==> flow/design.v (excerpt) <==
module cpu15(CLK, RESET_N, IO65_IN, IO64_OUT, PROM_ADDR, PROM_DATA, HALT);
For scale: roughly 2400 cells after synthesis, roughly 400 flip-flops, roughly 58 I/O pins, about 21000 um2 of cells after synthesis.
clock: 2.55 ns
lec_check: 0
cap_margin: 10
cell_pad_in_sites_detail_placement: 0
core_aspect_ratio: 1.05
core_margin: 2
core_utilization: 72
cts_cluster_diameter: 266
gpl_routability_driven: 1
gpl_timing_driven: 1
setup_slack_margin: 0.01
slew_margin: 40
tns_end_percent: 100
run.sh (not shown) runs the stock make flow with config.mk's settings and CLKGATE_MAP_FILE=.
The baseline finished but failed the layout checks on setup timing.
Next try:
- CAP_MARGIN: 10 -> 20
- CELL_PAD_IN_SITES_DETAIL_PLACEMENT: 0 -> unset
- CORE_ASPECT_RATIO: 1.05 -> unset
- CORE_UTILIZATION: 72 -> 40
- CTS_CLUSTER_DIAMETER: 266 -> unset
- GPL_ROUTABILITY_DRIVEN: 1 -> unset
- GPL_TIMING_DRIVEN: 1 -> unset
- SETUP_SLACK_MARGIN: 0.01 -> unset
- TNS_END_PERCENT: 100 -> unset
- clock period: 2.55 -> 10.0 ns (I/O delays scaled with it)
Outcome:
- The changed run went through all stages and came out clean
- cell count rises by 5.0%
- count of clock-buffer cells in the layout rises by 18
- die area rises by 78%
- total power falls by about 70%
- utilization falls by 40 points
- via count falls by 12%
Next try:
- ABC_AREA: unset -> 1
- CORE_UTILIZATION: 40 -> 72
- CTS_CLUSTER_DIAMETER: unset -> 91
- PLACE_DENSITY_LB_ADDON: unset -> 0.06
- clock period: 10.0 -> 6.41 ns (I/O delays scaled with it)
Outcome: The changed run ran to the end with no violations. Worst setup slack got worse by 3.1 ns. Global-route usage went up by 19 points. Power went up by 46%. Wire length went down by 8.9%. Sequential cell count is unchanged. Sequential share of layout area went up by 3.7 points. Sequential power went up by 56%. Combinational power went down by 16%.
Next try:
- ABC_AREA: 1 -> unset
- PLACE_DENSITY: unset -> 0.4
- PLACE_DENSITY_LB_ADDON: 0.06 -> unset
- clock period: 6.41 -> 6.64 ns (I/O delays scaled with it)
After rerunning: Wire length went up by 7.3%. Utilization rose by 0.31 points. Global-route usage barely changes. Combinational power rises by 72%. Synthesized area is higher by 7.6%. Maximum frequency went down by 5.3%. Final area is higher by 7.5%.

---

Starting RTL as in the previous note.
// cpu15
module cpu15(CLK, RESET_N, IO65_IN, IO64_OUT, PROM_ADDR, PROM_DATA, HALT);
clock: 2.5 ns
lec_check: 0
abc_area: 1
cap_margin: 20
core_margin: 2
core_utilization: 70
place_density_lb_addon: 0.11
setup_slack_margin: 0.74
slew_margin: 20
The starting point did not get past global routing (5_1_grt).
Rerun with:
Settings changed: ABC_AREA 1 to not set, CTS_CLUSTER_SIZE set to 25, PLACE_DENSITY_LB_ADDON 0.11 to 0.25, SETUP_SLACK_MARGIN 0.74 to 2.0.
Clock period 2.5 ns to 6.86 ns, I/O delays scaled along.
Outcome: The changed run finished clean. Synthesized cell count hardly moves. Synthesized area is higher by 7.6%. Die size came out higher by 7.5%.
Rerun with:
Settings changed: CORE_UTILIZATION 70 to 40, CTS_CLUSTER_SIZE 25 to not set, PLACE_DENSITY_LB_ADDON 0.25 to not set, SETUP_SLACK_MARGIN 2.0 to not set, SLEW_MARGIN 20 to 40.
Clock period 6.86 ns to 3.64 ns, I/O delays scaled along.
Routed wire length went up by 11%; design area went up by about 4.5%; setup slack gets worse by 3200 ps; clock power went up by about 120%; hold slack gets worse by 4.0 ps; synthesized area does not change; register-to-register slack gets worse by 3200 ps; via count went down by 3.0%.
Rerun with:
Settings changed: CORE_UTILIZATION 40 to 70, PLACE_DENSITY set to 0.35, SETUP_SLACK_MARGIN set to 0.74, SLEW_MARGIN 40 to 20.
Clock period 3.64 ns to 2.5 ns, I/O delays scaled along.
With this change the flow died in global routing (5_1_grt), error GRT-0232.
Synthesized area does not change.
Synthesized cell count is unchanged.
Die area is lower by 42%.

---

oak:
Starting RTL as in the previous note.
Design cpu15, start of the top module:
module cpu15(CLK, RESET_N, IO65_IN, IO64_OUT, PROM_ADDR, PROM_DATA, HALT);
export LEC_CHECK = 0
export ABC_AREA = 0
export CAP_MARGIN = 20
export CELL_PAD_IN_SITES_DETAIL_PLACEMENT = 2
export CELL_PAD_IN_SITES_GLOBAL_PLACEMENT = 1
export CORE_ASPECT_RATIO = 0.61
export CORE_MARGIN = 2
export CORE_UTILIZATION = 52
export CTS_CLUSTER_DIAMETER = 71
export GPL_TIMING_DRIVEN = 1
export PLACE_DENSITY_LB_ADDON = 0.23
export SETUP_SLACK_MARGIN = -0.13
export SLEW_MARGIN = 20
create_clock -name core_clock -period 2.64 [get_ports {CLK}]
oak: DPL-0033 in 3_5_place_dp -> run aborted
Input changes introduced in pine (baseline for comparison: oak):
- a deleted ABC_AREA that had been 0
- a deleted SETUP_SLACK_MARGIN that had been -0.13
- a change of CORE_UTILIZATION from 52 to 66
- a deleted CELL_PAD_IN_SITES_DETAIL_PLACEMENT that had been 2
- a deleted CELL_PAD_IN_SITES_GLOBAL_PLACEMENT that had been 1
- a change of SLEW_MARGIN from 20 to 40
- a deleted GPL_TIMING_DRIVEN that had been 1
- a deleted PLACE_DENSITY_LB_ADDON that had been 0.23
- a deleted CTS_CLUSTER_DIAMETER that had been 71
- a deleted CORE_ASPECT_RATIO that had been 0.61
- a change of the clock period (ns, I/O delays scaled along) from 2.64 to 13.1
Findings:
- pine: full flow OK, the timing, design-rule and antenna checks passed
- As far as synthesized area goes, oak and pine are indistinguishable; the numbers are identical.
- pine: floorplan core area is 21% lower than what oak reported.
- Delta (pine minus oak): number of standard cells after synthesis about even; net count after synthesis has remained practically unchanged.
- [compare] base=oak new=pine: count of standard-cell rows increased 14%; die boundary width decreased 30%; die size decreased about 20%.
### pine -> birch
- SLEW_MARGIN changed from 40 to 20
- PLACE_DENSITY newly set to 0.65
- CORE_UTILIZATION changed from 66 to 72
- SETUP_SLACK_MARGIN newly set to 0.39
- the clock period (ns, I/O delays scaled along) changed from 13.1 to 2.5
[summary]
Status(birch) = ERROR, stage = 5_1_grt
Re tally of buffers added on design ports: no difference whatsoever between birch and pine.
The die used by birch is smaller than the one used by pine.
For the post-place instance area, birch came in about 5.4% higher than pine did.
birch gives more total CTS buffers than pine did.
Synthesized-area fraction occupied by and/or/nand/nor cells: pine vs birch identical
Summary: with pine as the reference, die outline height in birch moved down by a few percent.
Comparing birch against pine, there is no change at all in synthesized cell count.
Total of cells resized after clock tree synthesis up 149 in birch wrt pine
## Diff of input files: maple against birch
- CTS_CLUSTER_SIZE: unset -> 37
- PLACE_DENSITY: 0.65 -> unset
- CORE_UTILIZATION: 72 -> 68
- SETUP_SLACK_MARGIN: 0.39 -> 1.1
- the clock period (ns, I/O delays scaled along): 2.5 -> 6.86
## What came out
In summary, maple completed successfully, with a layout that passed the timing, design-rule and antenna checks. maple: final weighted congestion of routability-driven global placement about 2.7% below birch. Compared with birch, maple shows a lower number of instances resized during post-cts repair. Taking birch as the reference point, the overall die width of maple rises by about 3%. maple: number of buffers added for setup after CTS 19 below birch.
diff inputs: maple => cedar
- ABC_AREA newly set to 1
- CTS_CLUSTER_SIZE removed (was 37)
- PLACE_DENSITY_LB_ADDON newly set to 0.21
- CORE_UTILIZATION changed from 68 to 72
- SETUP_SLACK_MARGIN removed (was 1.1)
- the clock period (ns, I/O delays scaled along) changed from 6.86 to 2.17
maple and cedar: one clean run, maple; the rest did not finish clean. cedar: ODB-0269 in 5_1_grt -> run aborted. From maple to cedar the numbers moved as follows: post-synthesis net count shows no meaningful change; core footprint shows a reduction of 3700 um^2; chip area from the yosys synthesis statistics shows a reduction of 1500 um^2. From maple to cedar the numbers moved as follows: quantity of gates resized following cts rose 7, die size lost 12%.
Power and IR drop assume default switching activity.
